==> inputs of wip/amber <==
==> flow/design.v <==
module ResonantLowPassFilter(
    input clk,
    input signed [15:0] audio_in,
    input signed [15:0] cutoff,
    input signed [15:0] resonance,
    input signed [15:0] gain,
    input reset_n,
    output reg signed [15:0] filtered_audio
);
    parameter [15:0] MAX_POS_VALUE = 16'h7FFF;
    parameter [15:0] MIN_NEG_VALUE = -16'h8000;
    reg signed [15:0] state;
    reg signed [15:0] feedback;
    reg signed [15:0] output_reg;
    reg signed [15:0] alpha;
    reg signed [15:0] beta;
    reg signed [15:0] gamma;
    wire signed [31:0] fb_prod  = $signed(state) * $signed(beta);
    wire signed [31:0] out_prod = $signed(state) * $signed(alpha);
    wire signed [16:0] fb_full  = fb_prod >>> 15;
    wire signed [16:0] out_full = out_prod >>> 15;
    wire signed [16:0] st_full  = $signed(audio_in) - $signed(feedback);
    wire signed [16:0] fa_full  = $signed(output_reg) + ($signed(gamma) >>> 1);
    function signed [15:0] sat17;
        input signed [16:0] v;
        begin
            if (v > $signed({MAX_POS_VALUE[15], MAX_POS_VALUE}))
                sat17 = $signed(MAX_POS_VALUE);
            else if (v < $signed({MIN_NEG_VALUE[15], MIN_NEG_VALUE}))
                sat17 = $signed(MIN_NEG_VALUE);
            else
                sat17 = v[15:0];
        end
    endfunction
    always @(posedge clk or negedge reset_n) begin
        if (!reset_n) begin
            state <= $signed(16'h0000);
            feedback <= $signed(16'h0000);
            output_reg <= $signed(16'h0000);
            alpha <= $signed(16'h0000);
            beta <= $signed(16'h0000);
            gamma <= $signed(16'h0000);
            filtered_audio <= $signed(16'h0000);
        end else begin
            alpha <= $signed(cutoff);
            beta <= $signed(resonance);
            gamma <= $signed(gain);
            feedback <= sat17(fb_full);
            state <= sat17(st_full);
            output_reg <= sat17(out_full);
            filtered_audio <= sat17(fa_full);  
        end
    end
endmodule
==> flow/run.sh <==
#!/bin/bash
# the make line also repeats each setting of config.mk as NAME=value (left out here)
make -C /OpenROAD-flow-scripts/flow DESIGN_CONFIG=/design/flow/config.mk WORK_HOME=/design/flow/orfs CLKGATE_MAP_FILE= finish
==> flow/config.mk <==
export PLATFORM = sky130hd
export DESIGN_NAME = ResonantLowPassFilter
export DESIGN_NICKNAME = ResonantLowPassFilter
export VERILOG_FILES = /design/flow/design.v
export SDC_FILE = /design/flow/constraint.sdc
export NUM_CORES = 4
export LEC_CHECK = 0
export CAP_MARGIN = 20
export CORE_MARGIN = 2
export CORE_UTILIZATION = 71
export CTS_CLUSTER_DIAMETER = 270
export PLACE_DENSITY_LB_ADDON = 0.21
export SLEW_MARGIN = 20
export TNS_END_PERCENT = 5
==> flow/constraint.sdc <==
create_clock -name core_clock -period 5.7 [get_ports {clk}]
set_input_delay 1.1400 -clock core_clock [delete_from_list [all_inputs] [get_ports {clk}]]
set_output_delay 1.1400 -clock core_clock [all_outputs]
set_load 0.01 [all_outputs]
==> wip/yarrow: changes against wip/amber <==
--- a/flow/config.mk
+++ b/flow/config.mk
@@ -9,6 +9,5 @@
 export CORE_MARGIN = 2
-export CORE_UTILIZATION = 71
-export CTS_CLUSTER_DIAMETER = 270
-export PLACE_DENSITY_LB_ADDON = 0.21
+export CORE_UTILIZATION = 72
+export MAX_ROUTING_LAYER = met4
+export PLACE_DENSITY_LB_ADDON = 0.07
 export SLEW_MARGIN = 20
-export TNS_END_PERCENT = 5
==> flow/constraint.sdc (replaced) <==
create_clock -name core_clock -period 6.47 [get_ports {clk}]
set_input_delay 1.2940 -clock core_clock [delete_from_list [all_inputs] [get_ports {clk}]]
set_output_delay 1.2940 -clock core_clock [all_outputs]
set_load 0.01 [all_outputs]
==> results <==
wip/amber produced a layout that fails on setup timing. wip/yarrow ran to the end with no violations. Of wip/amber and wip/yarrow, wip/amber has the higher die area (gap about 1.4%, measured against wip/yarrow). In wip/amber the first-iteration DRC count is higher than in wip/yarrow, by 24%. Of wip/amber and wip/yarrow, wip/yarrow has the higher sequential share of layout area (gap 0.59 points). Between wip/yarrow and wip/amber, the lower via count is in wip/yarrow (gap about 6.4%, measured against wip/amber).

---

==> trial 75 <==
RTL: the design.v shown in full above, as it stands there.
Settings: LEC_CHECK=0, CAP_MARGIN=20, CELL_PAD_IN_SITES_GLOBAL_PLACEMENT=0, CORE_MARGIN=2, CORE_UTILIZATION=63, CTS_CLUSTER_DIAMETER=345, CTS_CLUSTER_SIZE=100, HOLD_SLACK_MARGIN=-0.1, SETUP_SLACK_MARGIN=0.05, SLEW_MARGIN=10, TNS_END_PERCENT=20; clock period 7.0 ns.
run.sh (not shown) runs the stock make flow with config.mk's settings and CLKGATE_MAP_FILE=.
==> trial 58: changes against trial 75 <==
- CELL_PAD_IN_SITES_GLOBAL_PLACEMENT: 0 -> not set
- CORE_UTILIZATION: 63 -> 40
- CTS_CLUSTER_DIAMETER: 345 -> not set
- CTS_CLUSTER_SIZE: 100 -> not set
- HOLD_SLACK_MARGIN: -0.1 -> not set
- SETUP_SLACK_MARGIN: 0.05 -> not set
- SLEW_MARGIN: 10 -> 20
- TNS_END_PERCENT: 20 -> not set
==> flow/constraint.sdc (replaced) <==
create_clock -name core_clock -period 6.75 [get_ports {clk}]
set_input_delay 1.3500 -clock core_clock [delete_from_list [all_inputs] [get_ports {clk}]]
set_output_delay 1.3500 -clock core_clock [all_outputs]
set_load 0.01 [all_outputs]
==> results <==
Against trial 58, the global-route usage of trial 75 is higher by 10 points.
In trial 58 the wire length is larger than in trial 75, by 3.9%.
Critical path depth is the same in trial 58 and trial 75.
In area after synthesis, trial 58 and trial 75 do not differ.

---

==> run a <==
// ResonantLowPassFilter: RTL as listed in full above, without the edits since
make LEC_CHECK=0 ABC_AREA=1 CAP_MARGIN=20 CORE_MARGIN=2 CORE_UTILIZATION=57 CTS_CLUSTER_DIAMETER=356 CTS_CLUSTER_SIZE=99 SLEW_MARGIN=20 finish   # period 5.14 ns
==> inputs of run b, as changes to run a <==
ABC_AREA = unset   (was 1)
CORE_UTILIZATION = 72   (was 57)
CTS_CLUSTER_DIAMETER = unset   (was 356)
CTS_CLUSTER_SIZE = 35   (was 99)
==> flow/constraint.sdc (replaced) <==
create_clock -name core_clock -period 4.95 [get_ports {clk}]
set_input_delay 0.9900 -clock core_clock [delete_from_list [all_inputs] [get_ports {clk}]]
set_output_delay 0.9900 -clock core_clock [all_outputs]
set_load 0.01 [all_outputs]
==> CHANGELOG.md <==
## Implementation

- Adder Share, Synth: 0.553
- Clk_skew: 0.0155 ns
- Final worst slack: -1.37 ns
- Final wirelength: 60700 microns
- Status: finished with violations
- SO Viols: negative setup slack
- Endpoints failing setup: 32
- Non-clk invs: 607
- Synth Cell Area: 0.0236 sq mm
Source of the figures above: run b

==> CHANGELOG.md <==
## Implementation

- Status: finished with violations
- SO Viols: negative setup slack
- Critical path data arrival time: 6.06 ns
- Synth Instances: 3358
- Clk_skew: 0.0264 ns
- Number of port buffers: 80
- Adder Share, Synth: 0.494
- DR WL/cell: 15.5 microns
- Vias/cell: 5.04
- Ys async rst share: 1.00
- Final worst slack: -0.631 ns
- Non-clk invs: 974
- Endpoints failing setup: 32
- Final wirelength: 66200 microns
- Synth Cell Area: 0.0260 sq mm
- CTS resizes: 47
Source of the figures above: run a

